Setup of run A:
// mapper
module mapper #(
    parameter DIM4_WIDTH = 8,  
    parameter DIM3_WIDTH = 8, 
    parameter DIM2_WIDTH = 8,  
    parameter DIM1_WIDTH = 8,
    parameter IDX4_WIDTH = 8,  
    parameter IDX3_WIDTH = 8, 
    parameter IDX2_WIDTH = 8,  
    parameter IDX1_WIDTH = 8,
    parameter ROW_MAJOR = 1,   
    parameter ADDR_WIDTH = 32 
)( 
    input  logic                        clk,            
    input  logic                        rst,            
    input  logic [DIM4_WIDTH - 1:0]     dim4, 
    input  logic [DIM3_WIDTH - 1:0]     dim3, 
    input  logic [DIM2_WIDTH - 1:0]     dim2,
    input  logic [DIM1_WIDTH - 1:0]     dim1,
    input  logic [IDX4_WIDTH - 1:0]     idx4,
    input  logic [IDX3_WIDTH - 1:0]     idx3, 
    input  logic [IDX2_WIDTH - 1:0]     idx2,
    input  logic [IDX1_WIDTH - 1:0]     idx1,
    input  logic [ADDR_WIDTH - 1:0]     base_addr,
    output logic [ADDR_WIDTH - 1:0]     addr
);
    logic [ADDR_WIDTH - 1:0] mult1_result, mult2_result, mult3_result;
    logic [ADDR_WIDTH - 1:0] dim3_dim2_dim1, dim2_dim1;
    logic [ADDR_WIDTH - 1:0] addr_temp;
    generate
        if (ROW_MAJOR) begin : row_major_block
            always_ff @(posedge clk or posedge rst) begin
                if (rst) begin
                    dim2_dim1 <= '0;
                    dim3_dim2_dim1 <= '0;
                end else begin
                    dim2_dim1 <= dim2 * dim1;
                    dim3_dim2_dim1 <= dim3 * dim2 * dim1;
                end
            end
            always_ff @(posedge clk or posedge rst) begin
                if (rst) begin
                    mult1_result <= '0;
                    mult2_result <= '0;
                    mult3_result <= '0;
                end else begin
                    mult1_result <= idx4 * dim3_dim2_dim1;
                    mult2_result <= idx3 * dim2_dim1;
                    mult3_result <= idx2 * dim1;
                end
            end
            always_ff @(posedge clk or posedge rst) begin
  ...
For scale: roughly 140 flip-flops, ~130 I/O pins, about 0.029 mm2 of cells after synthesis.
Settings: LEC_CHECK=0, ABC_AREA=1, CAP_MARGIN=20, CORE_MARGIN=2, CORE_UTILIZATION=40, CTS_CLUSTER_DIAMETER=263, CTS_CLUSTER_SIZE=99, MAX_ROUTING_LAYER=met4, SLEW_MARGIN=20, TNS_END_PERCENT=30; clock period 12.0 ns.
run.sh (not shown) runs the stock make flow with config.mk's settings and CLKGATE_MAP_FILE=.
The following lists how run B was set up differently from run A:
- an added CORE_ASPECT_RATIO of 1.75
- a deleted CTS_CLUSTER_DIAMETER that had been 263
- a deleted ABC_AREA that had been 1
- an added PLACE_DENSITY_LB_ADDON of 0.23
- an added GPL_ROUTABILITY_DRIVEN of 0
- a change of CAP_MARGIN from 20 to 25
- an added CELL_PAD_IN_SITES_GLOBAL_PLACEMENT of 2
- a change of TNS_END_PERCENT from 30 to 15
- an added GPL_TIMING_DRIVEN of 0
- a change of CORE_MARGIN from 2 to 7
- a change of CTS_CLUSTER_SIZE from 99 to 54
### Flow results
Sort run A and run B by period utilization, descending, and run B comes first. Diff run A -> run B: synthesized cell count has decreased, clock-pin slew on the worst setup and hold paths saw little to no change. Register-to-register slack was lower in the run labelled run B. Clock-buffer cell count on run B is down relative to run A. First-iteration DRC count shrinks by more than a quarter when moving from run A to run B. Top-level port count: run A vs run B identical.
Edits applied to the flow inputs when going from run B to run C:
- setting ABC_AREA to 0 for the first time
- changing CAP_MARGIN from 25 to 20
- removing CORE_ASPECT_RATIO (formerly 1.75)
- changing CORE_MARGIN from 7 to 2
- removing PLACE_DENSITY_LB_ADDON (formerly 0.23)
- changing TNS_END_PERCENT from 15 to 5
- changing CORE_UTILIZATION from 40 to 59
- removing GPL_TIMING_DRIVEN (formerly 0)
- changing CTS_CLUSTER_SIZE from 54 to 99
- removing GPL_ROUTABILITY_DRIVEN (formerly 0)
- setting CTS_CLUSTER_DIAMETER to 171 for the first time
- removing CELL_PAD_IN_SITES_GLOBAL_PLACEMENT (formerly 2)
- setting PLACE_DENSITY to 0.43 for the first time
Results
- Run C: done, clean on timing, DRC and antenna
- Run C against run B: worst setup slack climbed 0.44 ns; time the worst path needs with I/O delays and setup went down; total detailed-routing wirelength moved down; combinational fraction of the cell area +1.3 points.
- Run C gives less portion of the clock cycle consumed by the worst path in the final layout than run B did.
Inputs modified between run C and run D:
- a deleted CTS_CLUSTER_DIAMETER that had been 171
- a change of SLEW_MARGIN from 20 to 15
- an added CELL_PAD_IN_SITES_GLOBAL_PLACEMENT of 2
- a change of CAP_MARGIN from 20 to 25
- an added CORE_ASPECT_RATIO of 1.75
- a change of CORE_UTILIZATION from 59 to 40
- a deleted PLACE_DENSITY that had been 0.43
- a deleted CTS_CLUSTER_SIZE that had been 99
- a deleted ABC_AREA that had been 0
- an added PLACE_DENSITY_LB_ADDON of 0.23
- a change of TNS_END_PERCENT from 5 to 50
- an added GPL_TIMING_DRIVEN of 0
Notes after the runs:
Per the final summary, run D finished and its layout is clean on timing, DRC and antenna.
In the flow results for run D and run C, the setup slack after layout is larger on run C.
Run C → run D: chip area rose by 0.022 mm2, combinational share of cell area fell by 1.2 points, half-perimeter wire length after placement rose by about 36%.
[inputs] run E vs run D
- setting CTS_CLUSTER_DIAMETER to 182 for the first time
- setting CTS_CLUSTER_SIZE to 98 for the first time
- setting PLACE_DENSITY to 0.41 for the first time
- changing CORE_UTILIZATION from 40 to 56
- removing CELL_PAD_IN_SITES_GLOBAL_PLACEMENT (formerly 2)
- removing PLACE_DENSITY_LB_ADDON (formerly 0.23)
- changing TNS_END_PERCENT from 50 to 5
- changing CAP_MARGIN from 25 to 20
- changing SLEW_MARGIN from 15 to 20
- removing MAX_ROUTING_LAYER (formerly met4)
- changing CORE_ASPECT_RATIO from 1.75 to 0.5
- removing GPL_TIMING_DRIVEN (formerly 0)
--- outcome ---
Run E: all stages complete, timing, DRC and antenna checks passed
[run E] total antenna diodes in the routed design fell 1 relative to run D
The die boundary height of run E is lower than that of run D.
Re sequential share of layout area: run D and run E aren't equal, and the lower value belongs to run D.
Run E: normalized max-slew margin is 7.9 points lower than what run D reported.
Between run D and run E, the worst setup slack is lower for run D.
Between run D and run E, cell area decreased.
Buffer count excluding the clock tree in the final layout was higher in the run labelled run D.
